### flow/config.mk
export PLATFORM = sky130hd
export DESIGN_NAME = cpu15
export DESIGN_NICKNAME = cpu15
export VERILOG_FILES = /design/flow/design.v
export SDC_FILE = /design/flow/constraint.sdc
export NUM_CORES = 4
export LEC_CHECK = 0
export CAP_MARGIN = 10
export CELL_PAD_IN_SITES_GLOBAL_PLACEMENT = 1
export CORE_MARGIN = 6
export CORE_UTILIZATION = 31
export CTS_CLUSTER_DIAMETER = 389
export CTS_CLUSTER_SIZE = 19
export GPL_ROUTABILITY_DRIVEN = 1
export MIN_ROUTING_LAYER = met2
export PLACE_DENSITY_LB_ADDON = 0.28
export SETUP_SLACK_MARGIN = -0.3
export SLEW_MARGIN = 35
export TNS_END_PERCENT = 95
### flow/constraint.sdc
create_clock -name core_clock -period 4.25 [get_ports {CLK}]
set_input_delay 0.8500 -clock core_clock [delete_from_list [all_inputs] [get_ports {CLK}]]
set_output_delay 0.8500 -clock core_clock [all_outputs]
set_load 0.01 [all_outputs]
### flow/run.sh
#!/bin/bash
# the make line also repeats each setting of config.mk as NAME=value (left out here)
make -C /OpenROAD-flow-scripts/flow DESIGN_CONFIG=/design/flow/config.mk WORK_HOME=/design/flow/orfs CLKGATE_MAP_FILE= finish
### flow/design.v
module clock_gen(CLK, RESET_N, CLK_FT, CLK_DC, CLK_EX, CLK_WB);
    input          CLK;
    input          RESET_N;
    output         CLK_FT;
    output         CLK_DC;
    output         CLK_EX;
    output         CLK_WB;
    reg            CLK_FT;
    reg            CLK_DC;
    reg            CLK_EX;
    reg            CLK_WB;
    reg [1:0]      COUNT;
    always@(posedge CLK) begin
        if(RESET_N == 1'b0) begin
            COUNT  <= 2'b00;
            CLK_FT <= 0;
            CLK_DC <= 0;
            CLK_EX <= 0;
            CLK_WB <= 0;
        end else begin
        COUNT <= COUNT + 2'b01;
        if(COUNT == 2'b00) begin
            CLK_FT <= 1;
            CLK_DC <= 0;
            CLK_EX <= 0;
            CLK_WB <= 0;
        end 
        else if(COUNT == 2'b01) begin
            CLK_FT <= 0;
            CLK_DC <= 1;
            CLK_EX <= 0;
            CLK_WB <= 0;
        end 
        else if(COUNT == 2'b10) begin
            CLK_FT <= 0;
            CLK_DC <= 0;
            CLK_EX <= 1;
            CLK_WB <= 0;
        end 
        else if(COUNT == 2'b11) begin
            CLK_FT <= 0;
            CLK_DC <= 0;
            CLK_EX <= 0;
            CLK_WB <= 1;
        end
        end
    end
endmodule
module fetch(CLK, CLK_FT, PROM_DATA, PROM_OUT);
    input         CLK;
    input         CLK_FT;
    input [14:0]  PROM_DATA;
    output [14:0] PROM_OUT;
    reg [14:0]    PROM_OUT;
    always@(posedge CLK) begin
        if(CLK_FT)
            PROM_OUT <= PROM_DATA;
    end
endmodule  
module decode(CLK, CLK_DC, PROM_OUT, OP_CODE, OP_DATA);
    input        CLK;
    input        CLK_DC;
    input [14:0] PROM_OUT;
    output [3:0] OP_CODE;
    output [7:0] OP_DATA;
    reg [3:0]    OP_CODE;
    reg [7:0]    OP_DATA;
    always@(posedge CLK) begin
        if(CLK_DC) begin
        OP_CODE <= PROM_OUT[14:11];
        OP_DATA <= PROM_OUT[7:0];
        end
    end
endmodule  
module reg_dc(CLK, CLK_DC, N_REG_IN, REG_0, REG_1, REG_2, REG_3, REG_4, REG_5,
              REG_6, REG_7, N_REG_OUT, REG_OUT);
    input         CLK;
    input         CLK_DC;
    input [2:0]   N_REG_IN;
    input [15:0]  REG_0;
    input [15:0]  REG_1;
    input [15:0]  REG_2;
    input [15:0]  REG_3;
    input [15:0]  REG_4;
    input [15:0]  REG_5;
    input [15:0]  REG_6;
    input [15:0]  REG_7;
    output [2:0]  N_REG_OUT;
    output [15:0] REG_OUT;
    reg [2:0]     N_REG_OUT;
    reg [15:0]    REG_OUT;
    always@(posedge CLK) if(CLK_DC) begin
        N_REG_OUT <= N_REG_IN;
        case(N_REG_IN)
            3'b000: REG_OUT <= REG_0;
            3'b001: REG_OUT <= REG_1;
            3'b010: REG_OUT <= REG_2;
            3'b011: REG_OUT <= REG_3;
            3'b100: REG_OUT <= REG_4;
            3'b101: REG_OUT <= REG_5;
            3'b110: REG_OUT <= REG_6;
            3'b111: REG_OUT <= REG_7;
        endcase  
    end
endmodule  
module ram_dc(CLK, CLK_DC, RAM_AD_IN, RAM_0, RAM_1, RAM_2, RAM_3, RAM_4, RAM_5,
              RAM_6, RAM_7, IO65_IN, RAM_AD_OUT, RAM_OUT);
    input         CLK;
    input         CLK_DC;
    input [7:0]   RAM_AD_IN;
    input [15:0]  RAM_0;
    input [15:0]  RAM_1;
    input [15:0]  RAM_2;
    input [15:0]  RAM_3;
    input [15:0]  RAM_4;
    input [15:0]  RAM_5;
    input [15:0]  RAM_6;
    input [15:0]  RAM_7;
    input [15:0]  IO65_IN;
    output [7:0]  RAM_AD_OUT;
    output [15:0] RAM_OUT;
    reg [7:0]     RAM_AD_OUT;
    reg [15:0]    RAM_OUT;
    always@(posedge CLK) if(CLK_DC) begin
        RAM_AD_OUT <= RAM_AD_IN;
        case(RAM_AD_IN)
            8'h00: RAM_OUT <= RAM_0;
            8'h01: RAM_OUT <= RAM_1;
            8'h02: RAM_OUT <= RAM_2;
            8'h03: RAM_OUT <= RAM_3;
            8'h04: RAM_OUT <= RAM_4;
            8'h05: RAM_OUT <= RAM_5;
            8'h06: RAM_OUT <= RAM_6;
            8'h07: RAM_OUT <= RAM_7;
            8'h40: RAM_OUT <= IO65_IN;
            default: RAM_OUT <= 16'hFFFF;
        endcase
    end
endmodule  
module exec(CLK, CLK_EX, RESET_N, OP_CODE, REG_A, REG_B, OP_DATA, RAM_OUT, P_COUNT,
            REG_IN, RAM_IN, REG_WEN, RAM_WEN, HALT);
    input         CLK;
    input         CLK_EX;
    input         RESET_N;
    input [3:0]   OP_CODE;
    input [15:0]  REG_A;
    input [15:0]  REG_B;
    input [7:0]   OP_DATA;
    input [15:0]  RAM_OUT;
    output [7:0]  P_COUNT;
    output [15:0] REG_IN;
    output [15:0] RAM_IN;
    output        REG_WEN;
    output        RAM_WEN;
    output        HALT;
    reg [7:0]     P_COUNT;
    reg [15:0]    REG_IN;
    reg [15:0]    RAM_IN;
    reg           REG_WEN;
    reg           RAM_WEN;
    reg           CMP_FLAG;
    reg           HALT;
    always@(posedge CLK) begin
        if(RESET_N == 1'b0) begin
            P_COUNT <= 0;
            CMP_FLAG <= 0;
            REG_WEN <= 0;
            RAM_WEN <= 0;
            HALT <= 0;
        end else if(CLK_EX) begin
            case(OP_CODE)
                4'h0: begin      
                    REG_IN  <= REG_B;
                    REG_WEN <= 1;
                    RAM_WEN <= 0;
                    P_COUNT <= P_COUNT + 8'h01;
                end
                4'h1: begin      
                    REG_IN  <= REG_A + REG_B;
                    REG_WEN <= 1;
                    RAM_WEN <= 0;
                    P_COUNT <= P_COUNT + 8'h01;
                end
                4'h2: begin      
                    REG_IN  <= REG_A - REG_B;
                    REG_WEN <= 1;
                    RAM_WEN <= 0;
                    P_COUNT <= P_COUNT + 8'h01;
                end
                4'h3: begin      
                    REG_IN  <= REG_A & REG_B;
                    REG_WEN <= 1;
                    RAM_WEN <= 0;
                    P_COUNT <= P_COUNT + 8'h01;
                end
                4'h4: begin      
                    REG_IN  <= REG_A | REG_B;
                    REG_WEN <= 1;
                    RAM_WEN <= 0;
                    P_COUNT <= P_COUNT + 8'h01;
                end
                4'h5: begin      
                    REG_IN  <= (REG_A << 1);
                    REG_WEN <= 1;
                    RAM_WEN <= 0;
                    P_COUNT <= P_COUNT + 8'h01;
                end
                4'h6: begin      
                    REG_IN  <= (REG_A >> 1);
                    REG_WEN <= 1;
                    RAM_WEN <= 0;
                    P_COUNT <= P_COUNT + 8'h01;
                end
                4'h7: begin      
                    REG_IN  <= ((REG_A >> 1) | REG_A & 16'h8000);
                    REG_WEN <= 1;
                    RAM_WEN <= 0;
                    P_COUNT <= P_COUNT + 8'h01;
                end 
                4'h8: begin      
                    REG_IN  <= {REG_A[15:8], OP_DATA};
                    REG_WEN <= 1;
                    RAM_WEN <= 0;
                    P_COUNT <= P_COUNT + 8'h01;
                end
                4'h9: begin      
                    REG_IN  <= {OP_DATA, REG_A[7:0]};
                    REG_WEN <= 1;
                    RAM_WEN <= 0;
                    P_COUNT <= P_COUNT + 8'h01;
                end
                4'hA: begin      
                    CMP_FLAG <= REG_A == REG_B ? 1'b1 : 1'b0;
                    REG_WEN  <= 0;
                    RAM_WEN  <= 0;
                    P_COUNT <= P_COUNT + 8'h01;
                end
                4'hB: begin      
                    REG_WEN <= 0;
                    RAM_WEN <= 0;
                    P_COUNT <= CMP_FLAG ? OP_DATA : P_COUNT + 8'h01;
                end
                4'hC: begin      
                    REG_WEN <= 0;
                    RAM_WEN <= 0;
                    P_COUNT <= OP_DATA;
                end
                4'hD: begin      
                    REG_IN  <= RAM_OUT;
                    REG_WEN <= 1;
                    RAM_WEN <= 0;
                    P_COUNT <= P_COUNT + 8'h01;
                end
                4'hE: begin      
                    RAM_IN  <= REG_A;
                    REG_WEN <= 0;
                    RAM_WEN <= 1;
                    P_COUNT <= P_COUNT + 8'h01;
                end
                4'hF: begin      
                    REG_WEN <= 0;
                    RAM_WEN <= 0;
                    HALT <= 1;
                end
            endcase  
        end  
    end  
endmodule  
module reg_wb(CLK, CLK_WB, RESET_N, N_REG, REG_IN, REG_WEN, REG_0, REG_1, REG_2,
              REG_3, REG_4, REG_5, REG_6, REG_7);
    input         CLK;
    input         CLK_WB;
    input         RESET_N;
    input [2:0]   N_REG;
    input [15:0]  REG_IN;
    input         REG_WEN;
    output [15:0] REG_0;
    output [15:0] REG_1;
    output [15:0] REG_2;
    output [15:0] REG_3;
    output [15:0] REG_4;
    output [15:0] REG_5;
    output [15:0] REG_6;
    output [15:0] REG_7;
    reg [15:0]    REG_0;
    reg [15:0]    REG_1;
    reg [15:0]    REG_2;
    reg [15:0]    REG_3;
    reg [15:0]    REG_4;
    reg [15:0]    REG_5;
    reg [15:0]    REG_6;
    reg [15:0]    REG_7;
    always@(posedge CLK) begin
        if(RESET_N == 1'b0) begin
            REG_0 <= 0;
            REG_1 <= 0;
            REG_2 <= 0;
            REG_3 <= 0;
            REG_4 <= 0;
            REG_5 <= 0;
            REG_6 <= 0;
            REG_7 <= 0;
        end else if(CLK_WB) begin
            if(REG_WEN) begin
                case(N_REG)
                    3'h0: REG_0 <= REG_IN;
                    3'h1: REG_1 <= REG_IN;
                    3'h2: REG_2 <= REG_IN;
                    3'h3: REG_3 <= REG_IN;
                    3'h4: REG_4 <= REG_IN;
                    3'h5: REG_5 <= REG_IN;
                    3'h6: REG_6 <= REG_IN;
                    3'h7: REG_7 <= REG_IN;
                endcase  
            end  
        end  
    end  
endmodule  
module ram_wb(CLK, CLK_WB, RESET_N, RAM_ADDR, RAM_IN, RAM_WEN, RAM_0, RAM_1, RAM_2, RAM_3,
              RAM_4, RAM_5, RAM_6, RAM_7, IO64_OUT);
    input         CLK;
    input         CLK_WB;
    input         RESET_N;
    input [7:0]   RAM_ADDR;
    input [15:0]  RAM_IN;
    input         RAM_WEN;
    output [15:0] RAM_0;
    output [15:0] RAM_1;
    output [15:0] RAM_2;
    output [15:0] RAM_3;
    output [15:0] RAM_4;
    output [15:0] RAM_5;
    output [15:0] RAM_6;
    output [15:0] RAM_7;
    output [15:0] IO64_OUT;
    reg [15:0]    RAM_0;
    reg [15:0]    RAM_1;
    reg [15:0]    RAM_2;
    reg [15:0]    RAM_3;
    reg [15:0]    RAM_4;
    reg [15:0]    RAM_5;
    reg [15:0]    RAM_6;
    reg [15:0]    RAM_7;
    reg [15:0]    IO64_OUT;
    always@(posedge CLK) begin
        if(RESET_N == 1'b0) begin
            RAM_0 <= 0;
            RAM_1 <= 0;
            RAM_2 <= 0;
            RAM_3 <= 0;
            RAM_4 <= 0;
            RAM_5 <= 0;
            RAM_6 <= 0;
            RAM_7 <= 0;
            IO64_OUT <= 0;
        end else if(CLK_WB && RAM_WEN) begin
            case(RAM_ADDR)
                8'h0: RAM_0 <= RAM_IN;
                8'h1: RAM_1 <= RAM_IN;
                8'h2: RAM_2 <= RAM_IN;
                8'h3: RAM_3 <= RAM_IN;
                8'h4: RAM_4 <= RAM_IN;
                8'h5: RAM_5 <= RAM_IN;
                8'h6: RAM_6 <= RAM_IN;
                8'h7: RAM_7 <= RAM_IN;
                8'h40: IO64_OUT <= RAM_IN;
            endcase  
        end  
    end  
endmodule  
module cpu15(CLK, RESET_N, IO65_IN, IO64_OUT, PROM_ADDR, PROM_DATA, HALT);
    input         CLK;
    input         RESET_N;
    input [15:0]  IO65_IN;
    output [15:0] IO64_OUT;
    output [7:0]  PROM_ADDR;
    input [14:0]  PROM_DATA;
    output        HALT;
    wire          CLK_FT;
    wire          CLK_DC;
    wire          CLK_EX;
    wire          CLK_WB;
    wire [7:0]    P_COUNT;
    wire [14:0]   PROM_OUT;
    wire [3:0]    OP_CODE;
    wire [7:0]    OP_DATA;
    wire [15:0]   REG_0;
    wire [15:0]   REG_1;
    wire [15:0]   REG_2;
    wire [15:0]   REG_3;
    wire [15:0]   REG_4;
    wire [15:0]   REG_5;
    wire [15:0]   REG_6;
    wire [15:0]   REG_7;
    wire [2:0]    N_REG_A;
    wire [2:0]    N_REG_B;
    wire [15:0]   REG_A;
    wire [15:0]   REG_B;
    wire [15:0]   RAM_0;
    wire [15:0]   RAM_1;
    wire [15:0]   RAM_2;
    wire [15:0]   RAM_3;
    wire [15:0]   RAM_4;
    wire [15:0]   RAM_5;
    wire [15:0]   RAM_6;
    wire [15:0]   RAM_7;
    wire [7:0]    RAM_ADDR;
    wire [15:0]   RAM_OUT;
    wire [15:0]   REG_IN;
    wire [15:0]   RAM_IN;
    wire          REG_WEN;
    wire          RAM_WEN;
    clock_gen C1(CLK, RESET_N, CLK_FT, CLK_DC, CLK_EX, CLK_WB);
    assign PROM_ADDR = P_COUNT;
    fetch C2(CLK, CLK_FT, PROM_DATA, PROM_OUT);
    decode C3(CLK, CLK_DC, PROM_OUT, OP_CODE, OP_DATA);
    reg_dc C4(CLK, CLK_DC, PROM_OUT[10:8], REG_0, REG_1, REG_2, REG_3, REG_4, REG_5,
              REG_6, REG_7, N_REG_A, REG_A);
    reg_dc C5(CLK, CLK_DC, PROM_OUT[7:5], REG_0, REG_1, REG_2, REG_3, REG_4, REG_5,
              REG_6, REG_7, N_REG_B, REG_B);
    ram_dc C6(CLK, CLK_DC, PROM_OUT[7:0], RAM_0, RAM_1, RAM_2, RAM_3, RAM_4, RAM_5,
              RAM_6, RAM_7, IO65_IN, RAM_ADDR, RAM_OUT);
    exec C7(CLK, CLK_EX, RESET_N, OP_CODE, REG_A, REG_B, OP_DATA, RAM_OUT, P_COUNT,
            REG_IN, RAM_IN, REG_WEN, RAM_WEN, HALT);
    reg_wb C8(CLK, CLK_WB, RESET_N, N_REG_A, REG_IN, REG_WEN, REG_0, REG_1, REG_2,
              REG_3, REG_4, REG_5, REG_6, REG_7);
    ram_wb C9(CLK, CLK_WB, RESET_N, RAM_ADDR, RAM_IN, RAM_WEN, RAM_0, RAM_1, RAM_2, RAM_3,
              RAM_4, RAM_5, RAM_6, RAM_7, IO64_OUT);
endmodule  
==> flow_metrics.py, run 1 <==
# Generated from Yosys and OpenROAD reports
metrics = {
    "status": {
        "outcome": "failed layout checks",
        "so.violations": "design-rule violations",
    },
    "critical_path": {
        "worstSetupPathType": "reg -> reg",
        "r2r-end": "C7.REG_IN[15]",
        "path_depth": 9,
        "path_cells": "inv_1, ha_1, inv_1, a21oi_1, o221ai_2, a22oi_1, a22oi_1, mux2i_1, o32a_1",
        "critical_path_arrival_ns": 3.65,
        "crit_fanout": 9,
        "worst_path_largest_cell_delay_ns": 0.55,
        "reg2reg_setup_slack_ns": 0.96,
        "slowest_stage": "edfxtp_1",
        "r2r_cells": 9,
        "cp_top_family": "AND-OR/OR-AND gates",
        "timing.rr.start": "C4.REG_OUT[4]",
        "path_buffers": 2,
        "cp-start-kind": "flop",
        "endpoint_kind": "flop",
        "endpoint": "C7.REG_IN[15]",
        "required_ns": 4.61,
        "critPathLaunch": "C4.REG_OUT[4]",
    },
    "floorplanning": {
        "initial_core_util": 0.3140,
        "ioPinCount": 58,
        "rows": 95,
        "chipHeight_microns": 273.0,
        "chipArea_sq_mm": 0.07455,
        "core_sq_mm": 0.06728,
        "chipWidth_microns": 273.0,
    },
    "pwr": {
        "combPwrFrac": 0.088,
        "pwr-share-seq": 0.550,
        "top_power_group": "sequential cells",
        "clk-power_mw": 2.63,
        "power.share.switching": 0.2753,
        "power-per-cell-area_mw_per_mm2": 312.5,
        "pg_comb_uw": 642,
        "p_int_mw": 5.275,
        "vdd_drop_max_v": 0.0002249,
        "seq-power_mw": 4.00,
        "switching_power_mw": 2.004,
        "p_clk_frac": 0.362,
        "p_leak_nw": 7.611,
    },
    "worst_hold_path": {
        "hold_class": "reg -> reg",
        "min_from": "C2.PROM_OUT[11]",
        "min_to": "C3.OP_CODE[0]",
        "min_path_cells": 0,
    },
    "route": {
        "via_per_inst": 7.585,
        "routed_wirelength_mm": 84.94,
        "first_pass_iters": 53,
        "route.detailed.drc": 3,
        "drt_iter0_markers": 4879,
        "wl_per_cell_microns": 25.92,
        "antenna_left": 0,
        "vias": 24857,
    },
    "synth": {
        "synthesis.nets": 2531,
        "syn_avg_cell_area_sq_um": 8.657,
        "most_common_cell": "nand2_1",
        "synth_cell_types": 74,
        "topCellsByArea": "dfxtp_1 27%, edfxtp_1 16%, nand2_1 11%",
        "ys_sh_mux": 0.07730,
        "ys_warn_count": 8,
        "synthCells": 2440,
        "flop_cell": "dfxtp_1",
        "async_reset_ff_frac": 0,
        "synthDominantCellAreaShare": 0.2748,
        "synth-xor-area-share": 0.0008293,
        "top_area_cell": "dfxtp_1",
        "yosysCellCount": 2440,
        "ys_seq_share": 0.4312,
        "synthSimpleGateAreaFrac": 0.1878,
        "netlist_area_sq_mm": 0.02112,
        "adder_share": 0.03507,
        "logic_family": "AND-OR/OR-AND gates",
        "synthAoiAreaFrac": 0.2179,
        "numSynthFlops": 400,
        "edf_count": 110,
        "yosysChipArea_sq_mm": 0.02112,
        "common_cells": "632 x nand2_1, 290 x dfxtp_1, 261 x a21boi_0, 151 x clkbuf_1, 130 x nor2_1",
    },
    "place": {
        "port_buffers": 57,
        "dp_slack_ns": 1.159,
        "hpwl_mm": 55.77,
        "place_area_sq_mm": 0.02252,
        "gp_congestion": 0.9538,
    },
    "global_route": {
        "use_met3": 0.4525,
        "grt_pass1_wl_mm": 122.7,
        "use_met1": 0,
        "grt_overflow_total": 0,
        "gr-usage-met2": 0.3827,
        "busiest_layer": "met3",
        "grt_pass1_vias": 26656,
        "grt_max_degree": 152,
        "antenna_found_initial": 2,
        "gr-usage-all-layers": 0.3258,
    },
    "clock_network": {
        "cts_tree": "done",
        "htree_levels": 1,
        "clkLatencyLatePin_ns": 0.60,
        "cts.hold.buffers_added": 0,
        "cts_setup_buffers": 0,
        "clock_path_buffers": 3,
        "cts_resized": 0,
        "clk_pin_slew_ns": 0.10,
        "cts_root_buffer": "clkbuf_16",
        "cts_buffers": 25,
        "cts_sinks": 400,
    },
    "sta": {
        "tightest_slew_ns": 0.9333,
        "finalCritPeriodShare": 0.7742,
        "finalMaxSlewViolations": 0,
        "rsz0062_at_grt": "no",
        "period_needed_ns": 3.290,
        "setup_viol": 0,
        "hold_viol": 0,
        "worst_clock_skew_ns": 0.03449,
        "fin_setup_tns_ns": 0,
        "timing.final.ws_setup_ns": 0.9598,
        "max_slew_margin": 0.3763,
        "max_clock_freq_ghz": 0.3039,
    },
    "cells_and_area": {
        "fin_util": 0.3462,
        "flop_area_sq_mm": 0.009112,
        "nNetsFinal": 2469,
        "syn2layout_area_growth_pct": 10.25,
        "logic_area_sq_mm": 0.01105,
        "nFillCells": 6944,
        "design_area_sq_mm": 0.02329,
    },
    "job": {
        "warning_count": 70,
        "maxCapViolations": 0,
    },
}
[layer usage]
metal	vias up	routed length, microns
met5	-	1091
met4	32	7767
met3	825	36510
met2	7285	39570
met1	8387	0
li1	8328	-
[per-stage QoR]
stage               hold slack [ns]  power, mW  std cells
floorplan                    0.4003      4.421       2440
global placement             0.4066      4.681       3216
detailed placement           0.4063      4.685       3222
CTS                          0.4436      7.197       3263
global route                 0.4652      7.436       3272
finish                       0.4419      7.279       3277
[cell type report]
type / count / share of cell area
diodes: 12 / 0.001289
clock buffers: 40 / 0.02928
clock inverters: 1 / 0.0008596
inverters: 69 / 0.01112
multi-input cells: 1772 / 0.4743
flip-flops and latches: 400 / 0.3913
well taps: 873 / 0.04690
repair buffers: 110 / 0.04497
==> inputs of run 2 (changes only) <==
Settings changed: CELL_PAD_IN_SITES_GLOBAL_PLACEMENT 1 to unset, CORE_MARGIN 6 to 2, CTS_CLUSTER_DIAMETER 389 to unset, PLACE_DENSITY_LB_ADDON 0.28 to unset, SETUP_SLACK_MARGIN -0.3 to unset.
==> flow_metrics.py, run 2 <==
# Generated from Yosys and OpenROAD reports
metrics = {
    "critical_path": {
        "timing.rr.start": "C3.OP_CODE[2]",
        "path_cells": "nor2_1, nand3_1, nor3_1, o2bb2ai_1, a31oi_1, o211ai_1, o32a_1",
        "worst_path_largest_cell_delay_ns": 0.76,
        "crit_fanout": 11,
        "critical_path_arrival_ns": 3.74,
        "path_buffers": 0,
        "path_depth": 7,
        "endpoint_kind": "flop",
        "critPathLaunch": "C3.OP_CODE[2]",
        "r2r-end": "C7.REG_IN[12]",
        "worstSetupPathType": "reg -> reg",
        "slowest_stage": "nand3_1",
        "cp_top_family": "simple AND/OR/NAND/NOR gates",
        "endpoint": "C7.REG_IN[12]",
        "r2r_cells": 7,
        "cp-start-kind": "flop",
        "required_ns": 4.75,
        "reg2reg_setup_slack_ns": 1.00,
    },
    "synth": {
        "netlist_area_sq_mm": 0.02112,
        "adder_share": 0.03507,
        "synth_cell_types": 74,
        "yosysCellCount": 2440,
        "common_cells": "632 x nand2_1, 290 x dfxtp_1, 261 x a21boi_0, 151 x clkbuf_1, 130 x nor2_1",
        "synthCells": 2440,
        "ys_sh_mux": 0.07730,
        "flop_cell": "dfxtp_1",
        "edf_count": 110,
        "numSynthFlops": 400,
        "ys_warn_count": 8,
        "most_common_cell": "nand2_1",
        "synthAoiAreaFrac": 0.2179,
        "yosysChipArea_sq_mm": 0.02112,
        "synthDominantCellAreaShare": 0.2748,
        "topCellsByArea": "dfxtp_1 27%, edfxtp_1 16%, nand2_1 11%",
        "synth-xor-area-share": 0.0008293,
        "synthesis.nets": 2531,
        "synthSimpleGateAreaFrac": 0.1878,
        "async_reset_ff_frac": 0,
        "logic_family": "AND-OR/OR-AND gates",
        "syn_avg_cell_area_sq_um": 8.657,
        "top_area_cell": "dfxtp_1",
        "ys_seq_share": 0.4312,
    },
    "pwr": {
        "power.share.switching": 0.2628,
        "p_leak_nw": 8.012,
        "pwr-share-seq": 0.442,
        "switching_power_mw": 2.389,
        "pg_comb_uw": 616,
        "p_clk_frac": 0.490,
        "p_int_mw": 6.700,
        "combPwrFrac": 0.068,
        "power-per-cell-area_mw_per_mm2": 376.7,
        "seq-power_mw": 4.02,
        "top_power_group": "the clock network",
        "vdd_drop_max_v": 0.0002836,
        "power_mw": 9.089,
        "clk-power_mw": 4.46,
    },
    "route": {
        "antenna_left": 0,
        "routed_wirelength_mm": 82.02,
        "first_pass_iters": 20,
        "vias": 25398,
        "route.detailed.drc": 0,
        "drt_iter0_markers": 6530,
        "via_per_inst": 7.687,
        "wl_per_cell_microns": 24.82,
    },
    "worst_hold_path": {
        "hold_class": "reg -> reg",
        "min_from": "C2.PROM_OUT[14]",
        "min_path_cells": 0,
        "min_to": "C3.OP_CODE[3]",
    },
    "global_route": {
        "antenna_found_initial": 0,
        "grt_pass1_wl_mm": 119.1,
        "grt_max_degree": 164,
        "gr-usage-met2": 0.3895,
        "use_met1": 0,
        "use_met3": 0.4548,
        "busiest_layer": "met3",
        "grt_pass1_vias": 26936,
        "gr-usage-all-layers": 0.3403,
        "grt_overflow_total": 0,
    },
    "clock_network": {
        "cts_tree": "done",
        "cts_root_buffer": "clkbuf_16",
        "clk_pin_slew_ns": 0.07,
        "clock_path_buffers": 3,
        "clkLatencyLatePin_ns": 0.63,
        "cts_sinks": 400,
        "cts_setup_buffers": 0,
        "cts.hold.buffers_added": 0,
        "cts_buffers": 47,
        "htree_levels": 2,
        "cts_resized": 0,
    },
    "place": {
        "dp_slack_ns": 1.185,
        "gp_congestion": 0.9688,
        "port_buffers": 57,
        "hpwl_mm": 52.14,
    },
    "sta": {
        "period_needed_ns": 3.247,
        "max_clock_freq_ghz": 0.3080,
        "fin_setup_tns_ns": 0,
        "max_slew_margin": 0.2677,
        "hold_viol": 0,
        "setup_viol": 0,
        "worst_clock_skew_ns": 0.04935,
        "rsz0062_at_grt": "no",
        "timing.final.ws_setup_ns": 1.004,
        "finalCritPeriodShare": 0.7639,
        "finalMaxSlewViolations": 0,
        "tightest_slew_ns": 1.096,
    },
    "floorplanning": {
        "chipArea_sq_mm": 0.07024,
        "rows": 95,
        "chipHeight_microns": 265.0,
        "chipWidth_microns": 265.0,
        "ioPinCount": 58,
        "initial_core_util": 0.3140,
        "core_sq_mm": 0.06728,
    },
    "cells_and_area": {
        "nNetsFinal": 2480,
        "nFillCells": 6842,
        "logic_area_sq_mm": 0.01105,
        "syn2layout_area_growth_pct": 14.24,
        "flop_area_sq_mm": 0.009110,
    },
    "job": {
        "warning_count": 67,
        "maxCapViolations": 0,
    },
    "status": {
        "outcome": "complete, no violations",
    },
}
## run 2: layer usage
layer  routed length [microns]  share of wire
met5                      1297          0.016
met4                      9544           0.12
met3                     34710           0.42
met2                     36470           0.44
met1                         0              0
## run 2: through the flow
stage | cells | hold WS (ns) | instance area, sq um | util
floorplan | 2440 | 0.4003 | 21120 | -
global placement | 3206 | 0.4340 | 22300 | 0.3315
detailed placement | 3211 | 0.4151 | 22400 | 0.3329
CTS | 3299 | 0.4393 | 24080 | 0.3579
global route | 3301 | 0.4540 | 24120 | 0.3586
finish | 3304 | 0.4366 | 24130 | 0.3587
## run 2: area by class of cell
class,count,share of cell area
timing repair buffer,99,0.03842
antenna,3,0.0003111
clock inverter,21,0.01058
multi-input combinational,1772,0.4581
tap,873,0.04527
clock buffer,67,0.05906
inverter,69,0.01073
sequential,400,0.3775
==> inputs of run 3 (changes only) <==
Settings changed: CAP_MARGIN 10 to 20, CORE_UTILIZATION 31 to 66, CTS_CLUSTER_SIZE 19 to 25, GPL_ROUTABILITY_DRIVEN 1 to unset, MIN_ROUTING_LAYER met2 to unset, SETUP_SLACK_MARGIN set to 0.95, SLEW_MARGIN 35 to 20, TNS_END_PERCENT 95 to unset.
Clock period 4.25 ns to 6.86 ns, I/O delays scaled along.
==> flow_metrics.py, run 3 <==
# Generated from Yosys and OpenROAD reports
metrics = {
    "status": {
        "outcome": "complete, no violations",
    },
    "sta": {
        "hold_viol": 0,
        "timing.final.ws_setup_ns": 3.411,
        "whs_ns": 0.4319,
        "rsz0062_at_grt": "no",
        "period_needed_ns": 3.449,
        "tightest_slew_ns": 1.172,
        "worst_clock_skew_ns": 0.03840,
        "fin_setup_tns_ns": 0,
        "finalCritPeriodShare": 0.5027,
        "finalMaxSlewViolations": 0,
        "setup_viol": 0,
        "max_clock_freq_ghz": 0.2900,
        "max_slew_margin": 0.2179,
    },
    "floorplanning": {
        "chipWidth_microns": 182.9,
        "core_sq_mm": 0.03156,
        "initial_core_util": 0.6694,
        "chipArea_sq_mm": 0.03345,
        "rows": 65,
        "chipHeight_microns": 182.9,
        "ioPinCount": 58,
    },
    "pwr": {
        "p_leak_nw": 7.783,
        "clk-power_mw": 2.35,
        "top_power_group": "sequential cells",
        "vdd_drop_max_v": 0.0002271,
        "combPwrFrac": 0.067,
        "power_mw": 5.165,
        "power.share.switching": 0.2351,
        "p_int_mw": 3.951,
        "seq-power_mw": 2.47,
        "power-per-cell-area_mw_per_mm2": 224.4,
        "switching_power_mw": 1.214,
        "p_clk_frac": 0.454,
        "pg_comb_uw": 347,
        "pwr-share-seq": 0.479,
    },
    "place": {
        "dp_slack_ns": 3.089,
        "place_area_sq_mm": 0.02159,
        "place_inst": 2720,
        "hpwl_mm": 42.89,
        "port_buffers": 57,
        "gp_congestion": 0.9560,
    },
    "clock_network": {
        "cts_resized": 0,
        "cts_sinks": 400,
        "cts.hold.buffers_added": 0,
        "cts_setup_buffers": 0,
        "clock_path_buffers": 3,
        "htree_levels": 2,
        "cts_root_buffer": "clkbuf_16",
        "cts_tree": "done",
        "clk_pin_slew_ns": 0.06,
        "cts_buffers": 42,
        "clkLatencyLatePin_ns": 0.56,
    },
    "synth": {
        "common_cells": "632 x nand2_1, 290 x dfxtp_1, 261 x a21boi_0, 151 x clkbuf_1, 130 x nor2_1",
        "topCellsByArea": "dfxtp_1 27%, edfxtp_1 16%, nand2_1 11%",
        "yosysChipArea_sq_mm": 0.02112,
        "synth_cell_types": 74,
        "synthAoiAreaFrac": 0.2179,
        "top_area_cell": "dfxtp_1",
        "ys_warn_count": 8,
        "async_reset_ff_frac": 0,
        "synthesis.nets": 2531,
        "ys_seq_share": 0.4312,
        "flop_cell": "dfxtp_1",
        "synthCells": 2440,
        "yosysCellCount": 2440,
        "ys_sh_mux": 0.07730,
        "synthSimpleGateAreaFrac": 0.1878,
        "netlist_area_sq_mm": 0.02112,
        "edf_count": 110,
        "logic_family": "AND-OR/OR-AND gates",
        "adder_share": 0.03507,
        "syn_avg_cell_area_sq_um": 8.657,
        "synth-xor-area-share": 0.0008293,
        "synthDominantCellAreaShare": 0.2748,
        "most_common_cell": "nand2_1",
        "numSynthFlops": 400,
    },
    "critical_path": {
        "slowest_stage": "edfxtp_1",
        "timing.rr.start": "C4.REG_OUT[4]",
        "r2r-end": "C7.REG_IN[13]",
        "worstSetupPathType": "reg -> reg",
        "path_buffers": 2,
        "reg2reg_setup_slack_ns": 3.41,
        "cp-start-kind": "flop",
        "worst_path_largest_cell_delay_ns": 0.53,
        "cp_top_family": "AND-OR/OR-AND gates",
        "endpoint_kind": "flop",
        "crit_fanout": 9,
        "critical_path_arrival_ns": 3.73,
        "endpoint": "C7.REG_IN[13]",
        "r2r_cells": 9,
        "path_cells": "inv_1, ha_1, inv_1, a21oi_1, o221ai_2, a22oi_1, a221oi_1, or4_1, o2111ai_1",
        "critPathLaunch": "C4.REG_OUT[4]",
        "required_ns": 7.14,
        "crit_top_cell": "inv_1",
        "path_depth": 9,
    },
    "route": {
        "wl_per_cell_microns": 24.00,
        "route.detailed.drc": 0,
        "vias": 18792,
        "via_per_inst": 6.726,
        "routed_wirelength_mm": 67.06,
        "first_pass_iters": 5,
        "drt_iter0_markers": 2526,
        "antenna_left": 0,
    },
    "worst_hold_path": {
        "min_path_cells": 0,
        "hold_class": "reg -> reg",
        "min_to": "C3.OP_CODE[0]",
        "min_from": "C2.PROM_OUT[11]",
    },
    "job": {
        "maxCapViolations": 0,
        "warning_count": 72,
    },
    "global_route": {
        "grt_max_degree": 116,
        "antenna_found_initial": 1,
        "gr-usage-all-layers": 0.3981,
        "grt_pass1_wl_mm": 102.7,
        "grt_overflow_total": 0,
        "grt_pass1_vias": 17697,
    },
    "cells_and_area": {
        "nFillCells": 2442,
        "syn2layout_area_growth_pct": 8.968,
        "nNetsFinal": 2453,
        "finalNonFillerCells": 2794,
        "fin_util": 0.7294,
        "design_area_sq_mm": 0.02302,
    },
}
==> run 3: layer usage <==
| metal | vias up | part of all wire | track usage |
|---|---|---|---|
| met5 | - | 0 | 0 |
| met2 | 1244 | 0.44 | 0.6037 |
| met1 | 8966 | 0.40 | 0.5561 |
| li1 | 8349 | - | - |
| met3 | 233 | 0.12 | 0.07923 |
| met4 | 0 | 0.045 | 0.1776 |
==> run 3: cell type report <==
cell class                 count  area (sq um)  area share
clock inverter                 7         117.6    0.005110
multi-input combinational   1772         11000      0.4779
timing repair buffer          77         721.9     0.03137
inverter                      69         259.0     0.01125
clock buffer                  66          1304     0.05664
antenna                        1         2.502   0.0001087
tap                          402         503.0     0.02185
sequential                   400          9110      0.3958
==> inputs of run 4 (changes only) <==
Settings changed: CAP_MARGIN 20 to 0, CORE_ASPECT_RATIO set to 0.86, CORE_UTILIZATION 66 to 72, CTS_CLUSTER_DIAMETER set to 91, CTS_CLUSTER_SIZE 25 to unset, PLACE_DENSITY set to 0.4, SETUP_SLACK_MARGIN 0.95 to unset, SLEW_MARGIN 20 to 40.
Clock period 6.86 ns to 6.64 ns, I/O delays scaled along.
==> flow_metrics.py, run 4 <==
# Generated from Yosys and OpenROAD reports
metrics = {
    "status": {
        "outcome": "complete, no violations",
    },
    "sta": {
        "rsz0062_at_grt": "no",
        "hold_viol": 0,
        "period_needed_ns": 3.216,
        "tightest_slew_ns": 0.9721,
        "fin_setup_tns_ns": 0,
        "worst_clock_skew_ns": 0.01868,
        "finalMaxSlewViolations": 0,
        "finalCritPeriodShare": 0.4844,
        "setup_viol": 0,
        "max_clock_freq_ghz": 0.3109,
        "whs_ns": 0.4235,
        "max_slew_margin": 0.3498,
    },
    "synth": {
        "netlist_area_sq_mm": 0.02112,
        "numSynthFlops": 400,
        "synthSimpleGateAreaFrac": 0.1878,
        "yosysChipArea_sq_mm": 0.02112,
        "common_cells": "632 x nand2_1, 290 x dfxtp_1, 261 x a21boi_0, 151 x clkbuf_1, 130 x nor2_1",
        "async_reset_ff_frac": 0,
        "synthAoiAreaFrac": 0.2179,
        "top_area_cell": "dfxtp_1",
        "ys_seq_share": 0.4312,
        "most_common_cell": "nand2_1",
        "synthCells": 2440,
        "yosysCellCount": 2440,
        "synthDominantCellAreaShare": 0.2748,
        "adder_share": 0.03507,
        "syn_avg_cell_area_sq_um": 8.657,
        "synth_cell_types": 74,
        "synth-xor-area-share": 0.0008293,
        "ys_sh_mux": 0.07730,
        "flop_cell": "dfxtp_1",
        "synthesis.nets": 2531,
        "topCellsByArea": "dfxtp_1 27%, edfxtp_1 16%, nand2_1 11%",
        "logic_family": "AND-OR/OR-AND gates",
        "edf_count": 110,
        "ys_warn_count": 8,
    },
    "floorplanning": {
        "chipHeight_microns": 162.8,
        "chipWidth_microns": 188.7,
        "chipArea_sq_mm": 0.03073,
        "ioPinCount": 58,
        "core_sq_mm": 0.02903,
        "rows": 58,
        "initial_core_util": 0.7277,
    },
    "critical_path": {
        "critical_path_arrival_ns": 3.49,
        "path_buffers": 2,
        "required_ns": 6.91,
        "cp-start-kind": "flop",
        "path_cells": "inv_1, ha_1, inv_1, a21oi_1, o221ai_2, a22oi_1, mux2_2, a22oi_1, a32oi_1",
        "reg2reg_setup_slack_ns": 3.42,
        "critPathLaunch": "C4.REG_OUT[4]",
        "path_depth": 9,
        "slowest_stage": "edfxtp_1",
        "cp_top_family": "AND-OR/OR-AND gates",
        "worst_path_largest_cell_delay_ns": 0.54,
        "r2r-end": "C7.REG_IN[11]",
        "endpoint": "C7.REG_IN[11]",
        "r2r_cells": 9,
        "endpoint_kind": "flop",
        "crit_fanout": 9,
        "worstSetupPathType": "reg -> reg",
        "timing.rr.start": "C4.REG_OUT[4]",
    },
    "pwr": {
        "seq-power_mw": 2.55,
        "vdd_drop_max_v": 0.0002151,
        "power_mw": 5.199,
        "combPwrFrac": 0.069,
        "switching_power_mw": 1.270,
        "power.share.switching": 0.2443,
        "power-per-cell-area_mw_per_mm2": 226.5,
        "p_clk_frac": 0.439,
        "pwr-share-seq": 0.491,
        "top_power_group": "sequential cells",
        "pg_comb_uw": 361,
        "clk-power_mw": 2.28,
        "p_leak_nw": 7.735,
        "p_int_mw": 3.929,
    },
    "cells_and_area": {
        "syn2layout_area_growth_pct": 8.690,
        "design_area_sq_mm": 0.02296,
        "nNetsFinal": 2455,
        "fin_util": 0.7909,
        "nFillCells": 1950,
    },
    "global_route": {
        "grt_pass1_vias": 17839,
        "gr-usage-all-layers": 0.4342,
        "grt_max_degree": 101,
        "grt_pass1_wl_mm": 102.2,
        "antenna_found_initial": 1,
        "grt_overflow_total": 0,
    },
    "place": {
        "gp_congestion": 0.9862,
        "place_area_sq_mm": 0.02163,
        "port_buffers": 57,
        "hpwl_mm": 43.31,
    },
    "clock_network": {
        "clk_pin_slew_ns": 0.06,
        "cts_resized": 0,
        "cts_tree": "done",
        "cts_root_buffer": "clkbuf_16",
        "cts.hold.buffers_added": 0,
        "cts_sinks": 400,
        "htree_levels": 2,
        "cts_buffers": 41,
        "cts_setup_buffers": 0,
        "clock_path_buffers": 3,
        "clkLatencyLatePin_ns": 0.56,
    },
    "route": {
        "vias": 19114,
        "via_per_inst": 6.863,
        "routed_wirelength_mm": 67.87,
        "wl_per_cell_microns": 24.37,
        "antenna_left": 0,
        "route.detailed.drc": 0,
        "first_pass_iters": 9,
        "drt_iter0_markers": 2996,
    },
    "job": {
        "warning_count": 69,
        "maxCapViolations": 0,
    },
    "worst_hold_path": {
        "hold_class": "reg -> reg",
        "min_from": "C2.PROM_OUT[13]",
        "min_path_cells": 0,
        "min_to": "C3.OP_CODE[2]",
    },
}
-- run 4: routing by layer --
metal	up-vias	routed length, microns	global-route usage
met5	-	37	0
met4	2	3399	0.2102
met3	325	10040	0.1198
met2	1510	29210	0.6430
met1	8907	25180	0.5914
li1	8370	-	-
-- run 4: final cells by class --
class / count / area, sq um / share of cell area
sequential: 400 / 9111 / 0.3969
clock buffer: 55 / 1130 / 0.04921
multi-input combinational: 1772 / 11060 / 0.4817
timing repair buffer: 80 / 755.7 / 0.03292
clock inverter: 18 / 153.9 / 0.006703
tap: 390 / 488.0 / 0.02125
inverter: 69 / 259.0 / 0.01128
antenna: 1 / 2.502 / 0.0001090
-- run 4: through the flow --
stage / cells / setup WS, ns
final: 2785 / 3.424
after detailed placement: 2710 / 3.519
after CTS: 2783 / 3.575
after floorplan: 2440 / 3.460
after global routing: 2784 / 3.320
after global placement: 2709 / 3.393
==> inputs of run 5 (changes only) <==
Settings changed: CAP_MARGIN 0 to 20, CORE_ASPECT_RATIO 0.86 to unset, CORE_UTILIZATION 72 to 68, CTS_CLUSTER_DIAMETER 91 to unset, PLACE_DENSITY 0.4 to unset.
Clock period 6.64 ns to 4.83 ns, I/O delays scaled along.
==> flow_metrics.py, run 5 <==
# Generated from Yosys and OpenROAD reports
metrics = {
    "sta": {
        "setup_viol": 0,
        "max_clock_freq_ghz": 0.3256,
        "worst_clock_skew_ns": 0.02364,
        "max_slew_margin": 0.3791,
        "finalCritPeriodShare": 0.6358,
        "period_needed_ns": 3.071,
        "finalMaxSlewViolations": 0,
        "rsz0062_at_grt": "no",
        "timing.final.ws_setup_ns": 1.759,
        "tightest_slew_ns": 0.9295,
        "hold_viol": 0,
        "fin_setup_tns_ns": 0,
    },
    "floorplanning": {
        "initial_core_util": 0.6905,
        "rows": 64,
        "chipArea_sq_mm": 0.03249,
        "chipHeight_microns": 180.2,
        "ioPinCount": 58,
        "chipWidth_microns": 180.2,
        "core_sq_mm": 0.03059,
    },
    "synth": {
        "topCellsByArea": "dfxtp_1 27%, edfxtp_1 16%, nand2_1 11%",
        "top_area_cell": "dfxtp_1",
        "yosysCellCount": 2440,
        "synthAoiAreaFrac": 0.2179,
        "most_common_cell": "nand2_1",
        "synthesis.nets": 2531,
        "edf_count": 110,
        "synthSimpleGateAreaFrac": 0.1878,
        "logic_family": "AND-OR/OR-AND gates",
        "ys_warn_count": 8,
        "ys_sh_mux": 0.07730,
        "synth_cell_types": 74,
        "numSynthFlops": 400,
        "common_cells": "632 x nand2_1, 290 x dfxtp_1, 261 x a21boi_0, 151 x clkbuf_1, 130 x nor2_1",
        "adder_share": 0.03507,
        "async_reset_ff_frac": 0,
        "yosysChipArea_sq_mm": 0.02112,
        "flop_cell": "dfxtp_1",
        "synthDominantCellAreaShare": 0.2748,
        "synth-xor-area-share": 0.0008293,
        "syn_avg_cell_area_sq_um": 8.657,
        "ys_seq_share": 0.4312,
        "synthCells": 2440,
        "netlist_area_sq_mm": 0.02112,
    },
    "cells_and_area": {
        "nFillCells": 2176,
        "finalNonFillerCells": 2799,
        "syn2layout_area_growth_pct": 10.04,
        "nNetsFinal": 2460,
        "design_area_sq_mm": 0.02324,
    },
    "place": {
        "place_inst": 2718,
        "port_buffers": 57,
        "gp_congestion": 0.9703,
        "dp_slack_ns": 1.812,
        "hpwl_mm": 44.12,
        "place_area_sq_mm": 0.02172,
    },
    "pwr": {
        "power.share.switching": 0.2389,
        "pwr-share-seq": 0.477,
        "vdd_drop_max_v": 0.0003254,
        "switching_power_mw": 1.763,
        "top_power_group": "sequential cells",
        "clk-power_mw": 3.37,
        "power_mw": 7.382,
        "seq-power_mw": 3.52,
        "p_clk_frac": 0.456,
        "pg_comb_uw": 490,
        "p_leak_nw": 7.879,
        "p_int_mw": 5.619,
        "power-per-cell-area_mw_per_mm2": 317.6,
        "combPwrFrac": 0.066,
    },
    "critical_path": {
        "r2r-end": "C7.REG_IN[15]",
        "cp-start-kind": "flop",
        "r2r_cells": 9,
        "required_ns": 5.13,
        "critPathLaunch": "C4.REG_OUT[4]",
        "crit_fanout": 9,
        "timing.rr.start": "C4.REG_OUT[4]",
        "critical_path_arrival_ns": 3.37,
        "worst_path_largest_cell_delay_ns": 0.53,
        "path_depth": 9,
        "cp_top_family": "AND-OR/OR-AND gates",
        "path_buffers": 2,
        "reg2reg_setup_slack_ns": 1.76,
        "path_cells": "inv_1, ha_1, inv_1, a21oi_1, o221ai_2, a22oi_1, a22oi_1, mux2i_1, o32a_1",
        "endpoint": "C7.REG_IN[15]",
        "worstSetupPathType": "reg -> reg",
        "slowest_stage": "edfxtp_1",
        "endpoint_kind": "flop",
    },
    "clock_network": {
        "cts_buffers": 42,
        "clk_pin_slew_ns": 0.07,
        "cts_setup_buffers": 0,
        "clock_path_buffers": 3,
        "cts.hold.buffers_added": 0,
        "cts_root_buffer": "clkbuf_16",
        "htree_levels": 2,
        "cts_tree": "done",
        "clkLatencyLatePin_ns": 0.55,
        "cts_resized": 0,
        "cts_sinks": 400,
    },
    "global_route": {
        "grt_max_degree": 270,
        "gr-usage-all-layers": 0.4075,
        "antenna_found_initial": 0,
        "grt_overflow_total": 0,
        "grt_pass1_wl_mm": 104.0,
        "grt_pass1_vias": 18038,
    },
    "route": {
        "first_pass_iters": 8,
        "n_antenna_cell": 0,
        "drt_iter0_markers": 2867,
        "routed_wirelength_mm": 68.26,
        "antenna_left": 0,
        "wl_per_cell_microns": 24.39,
        "vias": 19206,
        "via_per_inst": 6.862,
        "route.detailed.drc": 0,
    },
    "worst_hold_path": {
        "min_path_cells": 0,
        "min_from": "C2.PROM_OUT[13]",
        "hold_class": "reg -> reg",
        "min_to": "C3.OP_CODE[2]",
    },
    "status": {
        "outcome": "complete, no violations",
    },
    "job": {
        "warning_count": 69,
        "maxCapViolations": 0,
    },
}
==> run 5: metrics by stage <==
step,utilization,hold WS (ns)
floorplan,-,0.4003
finish,0.7599,0.4224
detailed placement,0.7099,0.4080
global route,0.7599,0.4300
CTS,0.7573,0.4223
global placement,0.7060,0.4126
==> run 5: layout make-up <==
type	count	area (sq um)	area share
Multi-Input combinational cell	1772	11070	0.4763
Sequential cell	400	9111	0.3920
Clock buffer	59	1280	0.05507
Timing Repair Buffer	84	857.1	0.03687
Tap cell	396	495.5	0.02132
Inverter	69	259.0	0.01114
Clock inverter	19	170.2	0.007321
==> run 5: metal layers <==
metal,track usage,share of wire
met1,0.5690,0.38
met2,0.6194,0.44
met3,0.07882,0.13
met4,0.1813,0.046
met5,0,0
==> inputs of run 6 (changes only) <==
Settings changed: CAP_MARGIN 20 to 15, CELL_PAD_IN_SITES_DETAIL_PLACEMENT set to 2, CORE_ASPECT_RATIO set to 1.23, CORE_UTILIZATION 68 to 43, CTS_CLUSTER_DIAMETER set to 246, GPL_ROUTABILITY_DRIVEN set to 1, GPL_TIMING_DRIVEN set to 1, HOLD_SLACK_MARGIN set to 0.16, PLACE_DENSITY_LB_ADDON set to 0.15, SETUP_SLACK_MARGIN set to 0.01, SLEW_MARGIN 40 to 30, TNS_END_PERCENT set to 100.
Clock period 4.83 ns to 4.01 ns, I/O delays scaled along.
==> flow_metrics.py, run 6 <==
# Generated from Yosys and OpenROAD reports
metrics = {
    "place": {
        "port_buffers": 57,
        "place_inst": 2999,
        "gp_congestion": 0.9444,
        "dp_slack_ns": 0.9915,
        "hpwl_mm": 62.29,
    },
    "sta": {
        "timing.final.ws_setup_ns": 0.7027,
        "rsz0062_at_grt": "no",
        "worst_clock_skew_ns": 0.04000,
        "period_needed_ns": 3.307,
        "tightest_slew_ns": 1.098,
        "setup_viol": 0,
        "finalCritPeriodShare": 0.8248,
        "fin_setup_tns_ns": 0,
        "max_clock_freq_ghz": 0.3024,
        "max_slew_margin": 0.2680,
        "hold_viol": 0,
        "finalMaxSlewViolations": 0,
    },
    "route": {
        "antenna_left": 0,
        "first_pass_iters": 5,
        "routed_wirelength_mm": 98.02,
        "via_per_inst": 6.461,
        "vias": 19933,
        "wl_per_cell_microns": 31.77,
        "drt_iter0_markers": 1570,
        "route.detailed.drc": 0,
        "n_antenna_cell": 0,
    },
    "pwr": {
        "vdd_drop_max_v": 0.0003123,
        "p_int_mw": 6.941,
        "top_power_group": "the clock network",
        "pg_comb_uw": 651,
        "power_mw": 9.318,
        "pwr-share-seq": 0.457,
        "switching_power_mw": 2.377,
        "seq-power_mw": 4.26,
        "power-per-cell-area_mw_per_mm2": 392.5,
        "combPwrFrac": 0.070,
        "power.share.switching": 0.2551,
        "p_leak_nw": 8.016,
        "clk-power_mw": 4.41,
        "p_clk_frac": 0.473,
    },
    "critical_path": {
        "path_cells": "nor4_2, nand3_2, or3b_4, nor3_4, nand2_1, a21boi_0",
        "r2r-end": "C9.RAM_4[4]",
        "critPathLaunch": "C6.RAM_AD_OUT[5]",
        "endpoint": "C9.RAM_4[4]",
        "worst_path_largest_cell_delay_ns": 0.78,
        "crit_fanout": 16,
        "r2r_cells": 6,
        "path_buffers": 0,
        "slowest_stage": "nor3_4",
        "critical_path_arrival_ns": 3.76,
        "worstSetupPathType": "reg -> reg",
        "timing.rr.start": "C6.RAM_AD_OUT[5]",
        "path_depth": 6,
        "cp-start-kind": "flop",
        "reg2reg_setup_slack_ns": 0.70,
        "endpoint_kind": "flop",
        "required_ns": 4.46,
        "cp_top_family": "simple AND/OR/NAND/NOR gates",
    },
    "synth": {
        "synthSimpleGateAreaFrac": 0.1878,
        "logic_family": "AND-OR/OR-AND gates",
        "ys_sh_mux": 0.07730,
        "most_common_cell": "nand2_1",
        "synthAoiAreaFrac": 0.2179,
        "edf_count": 110,
        "async_reset_ff_frac": 0,
        "flop_cell": "dfxtp_1",
        "common_cells": "632 x nand2_1, 290 x dfxtp_1, 261 x a21boi_0, 151 x clkbuf_1, 130 x nor2_1",
        "ys_warn_count": 8,
        "yosysChipArea_sq_mm": 0.02112,
        "netlist_area_sq_mm": 0.02112,
        "synthDominantCellAreaShare": 0.2748,
        "yosysCellCount": 2440,
        "synth_cell_types": 74,
        "topCellsByArea": "dfxtp_1 27%, edfxtp_1 16%, nand2_1 11%",
        "syn_avg_cell_area_sq_um": 8.657,
        "synthCells": 2440,
        "synthesis.nets": 2531,
        "numSynthFlops": 400,
        "ys_seq_share": 0.4312,
        "adder_share": 0.03507,
        "synth-xor-area-share": 0.0008293,
        "top_area_cell": "dfxtp_1",
    },
    "floorplanning": {
        "rows": 90,
        "chipWidth_microns": 203.8,
        "chipArea_sq_mm": 0.05092,
        "chipHeight_microns": 249.8,
        "core_sq_mm": 0.04876,
        "ioPinCount": 58,
        "initial_core_util": 0.4332,
    },
    "clock_network": {
        "cts_resized": 0,
        "cts_tree": "done",
        "cts.hold.buffers_added": 0,
        "clk_pin_slew_ns": 0.07,
        "htree_levels": 2,
        "cts_setup_buffers": 0,
        "cts_root_buffer": "clkbuf_16",
        "clkLatencyLatePin_ns": 0.62,
        "clock_path_buffers": 3,
        "cts_buffers": 46,
        "cts_sinks": 400,
    },
    "global_route": {
        "grt_pass1_vias": 22462,
        "gr-usage-all-layers": 0.3828,
        "grt_overflow_total": 0,
        "grt_pass1_wl_mm": 146.3,
        "antenna_found_initial": 1,
        "grt_max_degree": 174,
    },
    "cells_and_area": {
        "nNetsFinal": 2495,
        "finalNonFillerCells": 3085,
        "syn2layout_area_growth_pct": 12.40,
        "fin_util": 0.4869,
    },
    "status": {
        "outcome": "complete, no violations",
    },
    "worst_hold_path": {
        "min_to": "C3.OP_CODE[1]",
        "min_path_cells": 0,
        "hold_class": "reg -> reg",
        "min_from": "C2.PROM_OUT[12]",
    },
    "job": {
        "maxCapViolations": 0,
        "warning_count": 66,
    },
}
run 6: routing by layer:
| metal | up-vias | share of wire | GRT usage |
|---|---|---|---|
| li1 | 8430 | - | - |
| met1 | 10208 | 0.36 | 0.4166 |
| met2 | 875 | 0.50 | 0.6702 |
| met3 | 418 | 0.057 | 0.06111 |
| met4 | 2 | 0.081 | 0.2778 |
| met5 | - | 0.00014 | 0 |
run 6: area by class of cell:
class / instances / area (sq um)
clock buffers: 74 / 1410
clock inverters: 11 / 102.6
fillers: 5155 / 25020
inverters: 69 / 259.0
multi-input cells: 1772 / 11030
flip-flops and latches: 400 / 9114
well taps: 644 / 805.8
repair buffers: 115 / 1023
run 6: through the flow:
stage               hold WS (ns)  cell area [sq um]
floorplan                 0.4003              21120
global placement          0.4082              22180
detailed placement        0.4062              22210
CTS                       0.4045              23730
global route              0.4091              23740
finish                    0.4042              23740
==> inputs of run 7 (changes only) <==
Settings changed: ABC_AREA set to 1, CAP_MARGIN 15 to 20, CELL_PAD_IN_SITES_DETAIL_PLACEMENT 2 to unset, CORE_ASPECT_RATIO 1.23 to unset, CORE_UTILIZATION 43 to 71, CTS_CLUSTER_DIAMETER 246 to unset, GPL_ROUTABILITY_DRIVEN 1 to unset, GPL_TIMING_DRIVEN 1 to unset, HOLD_SLACK_MARGIN 0.16 to unset, PLACE_DENSITY_LB_ADDON 0.15 to 0.21, SETUP_SLACK_MARGIN 0.01 to 0.38, SLEW_MARGIN 30 to 40, TNS_END_PERCENT 100 to unset.
Clock period 4.01 ns to 2.25 ns, I/O delays scaled along.
==> flow_metrics.py, run 7 <==
# Metrics from the implementation run
metrics = {
    "place": {
        "gp_congestion": 1.048,
        "hpwl_mm": 43.62,
        "place_inst": 2812,
        "port_buffers": 57,
        "place_area_sq_mm": 0.02088,
    },
    "synth": {
        "common_cells": "368 x nand2_1, 290 x dfxtp_1, 281 x inv_1, 249 x nor2_1, 240 x a21oi_1",
        "logic_family": "AND-OR/OR-AND gates",
        "most_common_cell": "nand2_1",
        "adder_share": 0.03775,
        "edf_count": 110,
        "ys_sh_mux": 0,
        "numSynthFlops": 400,
        "synth_cell_types": 49,
        "synthCells": 2446,
        "syn_avg_cell_area_sq_um": 8.022,
        "yosysCellCount": 2446,
        "synth-xor-area-share": 0.001785,
        "synthAoiAreaFrac": 0.2260,
        "top_area_cell": "dfxtp_1",
        "synthDominantCellAreaShare": 0.2959,
        "synthSimpleGateAreaFrac": 0.1796,
        "async_reset_ff_frac": 0,
        "ys_warn_count": 8,
        "netlist_area_sq_mm": 0.01962,
        "topCellsByArea": "dfxtp_1 30%, edfxtp_1 17%, nand2_1 7.0%",
        "yosysChipArea_sq_mm": 0.01962,
        "ys_seq_share": 0.4642,
        "flop_cell": "dfxtp_1",
        "synthesis.nets": 2537,
    },
    "floorplanning": {
        "chipArea_sq_mm": 0.02898,
        "chipHeight_microns": 170.2,
        "chipWidth_microns": 170.2,
        "rows": 60,
        "core_sq_mm": 0.02703,
        "initial_core_util": 0.7261,
        "ioPinCount": 58,
    },
    "clock_network": {
        "cts_root_buffer": "clkbuf_16",
        "cts_buffers": 40,
        "clock_path_buffers": 3,
        "cts_sinks": 400,
        "htree_levels": 2,
    },
    "status": {
        "tool.error": "[ERROR GRT-0232] Routing congestion too high. Check the congestion heatmap in the GUI.",
        "failed_stage": "global routing (5_1_grt)",
        "outcome": "stopped before the end",
    },
    "global_route": {
        "grt_overflow_total": 64,
        "gr-usage-all-layers": 0.8145,
    },
}
[run 7: repair_timing]
| action | 4_1_cts |
|---|---|
| cloned | 2 |
| endpoints found under the setup margin | 133 |
| hold buffers | 0 |
| resized | 203 |
| setup buffers | 53 |
| hold endpoints to repair | 0 |
| pin swaps | 42 |
[run 7: per-layer routing]
metal | track usage | GRT overflow
met1 | 0.8253 | 0
met2 | 0.9445 | 28
met3 | 0.6870 | 3
met4 | 0.8079 | 33
met5 | 0.3948 | 0
[run 7: per-stage QoR]
step	worst slack [ns]	hold WS (ns)
3_5_place_dp	-0.01117	0.4222
2_1_floorplan	0.3825	0.4003
4_1_cts	0.1586	0.2126
3_3_place_gp	0.02511	0.4271
==> inputs of run 8 (changes only) <==
Settings changed: ABC_AREA 1 to unset, CAP_MARGIN 20 to 10, CELL_PAD_IN_SITES_DETAIL_PLACEMENT set to 2, CELL_PAD_IN_SITES_GLOBAL_PLACEMENT set to 2, CORE_ASPECT_RATIO set to 1.44, CORE_MARGIN 2 to 6, CORE_UTILIZATION 71 to 69, CTS_CLUSTER_DIAMETER set to 63, CTS_CLUSTER_SIZE set to 48, GPL_ROUTABILITY_DRIVEN set to 0, GPL_TIMING_DRIVEN set to 1, HOLD_SLACK_MARGIN set to 0.01, PLACE_DENSITY_LB_ADDON 0.21 to 0.15, SETUP_SLACK_MARGIN 0.38 to unset, TNS_END_PERCENT set to 35.
Clock period 2.25 ns to 4.01 ns, I/O delays scaled along.
==> flow_metrics.py, run 8 <==
# Metrics from the implementation run
metrics = {
    "floorplanning": {
        "initial_core_util": 0.7029,
        "chipHeight_microns": 222.0,
        "chipArea_sq_mm": 0.03503,
        "rows": 76,
        "core_sq_mm": 0.03005,
        "chipWidth_microns": 157.8,
    },
    "synth": {
        "common_cells": "632 x nand2_1, 290 x dfxtp_1, 261 x a21boi_0, 151 x clkbuf_1, 130 x nor2_1",
        "yosysCellCount": 2440,
        "synth_cell_types": 74,
        "adder_share": 0.03507,
        "netlist_area_sq_mm": 0.02112,
        "synthAoiAreaFrac": 0.2179,
        "synthSimpleGateAreaFrac": 0.1878,
        "syn_avg_cell_area_sq_um": 8.657,
        "synth-xor-area-share": 0.0008293,
        "yosysChipArea_sq_mm": 0.02112,
        "ys_seq_share": 0.4312,
        "synthDominantCellAreaShare": 0.2748,
        "async_reset_ff_frac": 0,
        "most_common_cell": "nand2_1",
        "synthesis.nets": 2531,
        "ys_warn_count": 8,
        "edf_count": 110,
        "topCellsByArea": "dfxtp_1 27%, edfxtp_1 16%, nand2_1 11%",
        "top_area_cell": "dfxtp_1",
        "flop_cell": "dfxtp_1",
        "synthCells": 2440,
        "logic_family": "AND-OR/OR-AND gates",
        "ys_sh_mux": 0.07730,
        "numSynthFlops": 400,
    },
    "status": {
        "outcome": "stopped before the end",
        "tool.error": "[ERROR FLW-0024] Place density exceeds 1.0 (current PLACE_DENSITY_LB_ADDON =  0.15). Please check if the value of  PLACE_DENSITY_LB_ADDON is between 0 and 0.99.",
        "failed_stage": "global placement without I/O (3_1_place_gp_skip_io)",
    },
}
==> inputs of run 9 (changes only) <==
Settings changed: ABC_AREA set to 1, CAP_MARGIN 10 to 20, CELL_PAD_IN_SITES_DETAIL_PLACEMENT 2 to unset, CELL_PAD_IN_SITES_GLOBAL_PLACEMENT 2 to unset, CORE_ASPECT_RATIO 1.44 to unset, CORE_MARGIN 6 to 2, CORE_UTILIZATION 69 to 72, CTS_CLUSTER_DIAMETER 63 to unset, CTS_CLUSTER_SIZE 48 to unset, GPL_ROUTABILITY_DRIVEN 0 to unset, GPL_TIMING_DRIVEN 1 to unset, HOLD_SLACK_MARGIN 0.01 to unset, PLACE_DENSITY_LB_ADDON 0.15 to unset, TNS_END_PERCENT 35 to unset.
Clock period 4.01 ns to 2.82 ns, I/O delays scaled along.
==> flow_metrics.py, run 9 <==
# Generated from Yosys and OpenROAD reports
metrics = {
    "status": {
        "outcome": "complete, no violations",
    },
    "clock_network": {
        "clk_pin_slew_ns": 0.07,
        "cts_root_buffer": "clkbuf_16",
        "cts_resized": 0,
        "cts_tree": "done",
        "htree_levels": 2,
        "cts_sinks": 400,
        "cts_setup_buffers": 0,
        "clkLatencyLatePin_ns": 0.55,
        "clock_path_buffers": 3,
        "cts_buffers": 40,
        "cts.hold.buffers_added": 0,
    },
    "cells_and_area": {
        "nNetsFinal": 2555,
        "syn2layout_area_growth_pct": 10.54,
        "flop_area_sq_mm": 0.009110,
        "fin_util": 0.8071,
        "logic_area_sq_mm": 0.008743,
        "design_area_sq_mm": 0.02169,
        "nFillCells": 1648,
        "finalNonFillerCells": 2837,
    },
    "global_route": {
        "gr-usage-all-layers": 0.4833,
        "grt_pass1_vias": 18869,
        "grt_overflow_total": 0,
        "grt_pass1_wl_mm": 106.7,
        "antenna_found_initial": 1,
        "grt_max_degree": 99,
    },
    "route": {
        "n_antenna_cell": 0,
        "first_pass_iters": 10,
        "wl_per_cell_microns": 24.52,
        "vias": 19725,
        "antenna_left": 0,
        "via_per_inst": 6.953,
        "drt_iter0_markers": 3961,
        "routed_wirelength_mm": 69.56,
        "route.detailed.drc": 0,
    },
    "floorplanning": {
        "initial_core_util": 0.7301,
        "chipHeight_microns": 169.1,
        "chipWidth_microns": 169.1,
        "chipArea_sq_mm": 0.02859,
        "rows": 60,
        "core_sq_mm": 0.02688,
        "ioPinCount": 58,
    },
    "synth": {
        "netlist_area_sq_mm": 0.01962,
        "synthDominantCellAreaShare": 0.2959,
        "ys_warn_count": 8,
        "top_area_cell": "dfxtp_1",
        "synthAoiAreaFrac": 0.2260,
        "synthSimpleGateAreaFrac": 0.1796,
        "flop_cell": "dfxtp_1",
        "yosysChipArea_sq_mm": 0.01962,
        "edf_count": 110,
        "async_reset_ff_frac": 0,
        "topCellsByArea": "dfxtp_1 30%, edfxtp_1 17%, nand2_1 7.0%",
        "yosysCellCount": 2446,
        "syn_avg_cell_area_sq_um": 8.022,
        "synthesis.nets": 2537,
        "ys_sh_mux": 0,
        "numSynthFlops": 400,
        "ys_seq_share": 0.4642,
        "synthCells": 2446,
        "logic_family": "AND-OR/OR-AND gates",
        "most_common_cell": "nand2_1",
        "synth_cell_types": 49,
        "adder_share": 0.03775,
        "common_cells": "368 x nand2_1, 290 x dfxtp_1, 281 x inv_1, 249 x nor2_1, 240 x a21oi_1",
        "synth-xor-area-share": 0.001785,
    },
    "pwr": {
        "top_power_group": "sequential cells",
        "combPwrFrac": 0.042,
        "power.share.switching": 0.2357,
        "p_clk_frac": 0.453,
        "vdd_drop_max_v": 0.0005425,
        "switching_power_mw": 2.802,
        "pg_comb_uw": 500,
        "power-per-cell-area_mw_per_mm2": 547.9,
        "p_leak_nw": 8.142,
        "power_mw": 11.88,
        "pwr-share-seq": 0.505,
        "seq-power_mw": 6.00,
        "clk-power_mw": 5.39,
        "p_int_mw": 9.083,
    },
    "place": {
        "port_buffers": 57,
        "hpwl_mm": 43.22,
        "gp_congestion": 1.081,
        "place_area_sq_mm": 0.02039,
        "place_inst": 2763,
    },
    "sta": {
        "rsz0062_at_grt": "no",
        "setup_viol": 0,
        "period_needed_ns": 2.449,
        "max_clock_freq_ghz": 0.4084,
        "worst_clock_skew_ns": 0.02147,
        "max_slew_margin": 0.4244,
        "tightest_slew_ns": 0.8635,
        "finalMaxSlewViolations": 0,
        "hold_viol": 0,
        "finalCritPeriodShare": 0.8683,
        "fin_setup_tns_ns": 0,
    },
    "critical_path": {
        "critPathLaunch": "C4.REG_OUT[9]",
        "cp_top_family": "flip-flops",
        "worst_path_largest_cell_delay_ns": 0.57,
        "r2r-end": "C7.REG_IN[14]",
        "endpoint_kind": "flop",
        "worstSetupPathType": "reg -> reg",
        "timing.rr.start": "C4.REG_OUT[9]",
        "critical_path_arrival_ns": 2.73,
        "path_depth": 8,
        "r2r_cells": 8,
        "slowest_stage": "edfxtp_1",
        "reg2reg_setup_slack_ns": 0.37,
        "crit_fanout": 9,
        "required_ns": 3.10,
        "path_cells": "inv_1, ha_1, a21oi_1, nand2_1, a21oi_1, nand3_1, nand3_1, nand4_1",
        "cp-start-kind": "flop",
        "path_buffers": 1,
        "endpoint": "C7.REG_IN[14]",
    },
    "worst_hold_path": {
        "min_from": "RESET_N",
        "min_to": "C9.RAM_7[4]",
        "hold_class": "in -> reg",
        "min_path_cells": 3,
    },
    "job": {
        "maxCapViolations": 0,
        "warning_count": 66,
    },
}
-- run 9: through the flow --
| stage | hold WS, ns | setup WS, ns |
|---|---|---|
| 2_1_floorplan | 0.4003 | 0.4493 |
| 3_3_place_gp | 0.4479 | 0.4444 |
| 3_5_place_dp | 0.4626 | 0.4249 |
| 4_1_cts | 0.3897 | 0.4292 |
| 5_1_grt | 0.4238 | 0.2440 |
| 6_report | 0.4018 | 0.3715 |
-- run 9: area by class of cell --
| cell class | instances | share of cell area |
|---|---|---|
| flip-flops and latches | 400 | 0.4200 |
| multi-input cells | 1608 | 0.4031 |
| clock buffers | 60 | 0.05434 |
| inverters | 309 | 0.05376 |
| repair buffers | 105 | 0.04372 |
| well taps | 341 | 0.01967 |
| clock inverters | 14 | 0.005422 |
-- run 9: layer usage --
| layer | up-vias | wire (microns) | track usage | part of all wire |
|---|---|---|---|---|
| li1 | 8389 | - | - | - |
| met1 | 8853 | 24160 | 0.6305 | 0.35 |
| met2 | 1949 | 29430 | 0.7297 | 0.42 |
| met3 | 532 | 11080 | 0.1489 | 0.16 |
| met4 | 2 | 4879 | 0.2486 | 0.070 |
| met5 | - | 14 | 0 | 0.00020 |
No activity file was given, so power comes from the tool's default toggle rates.
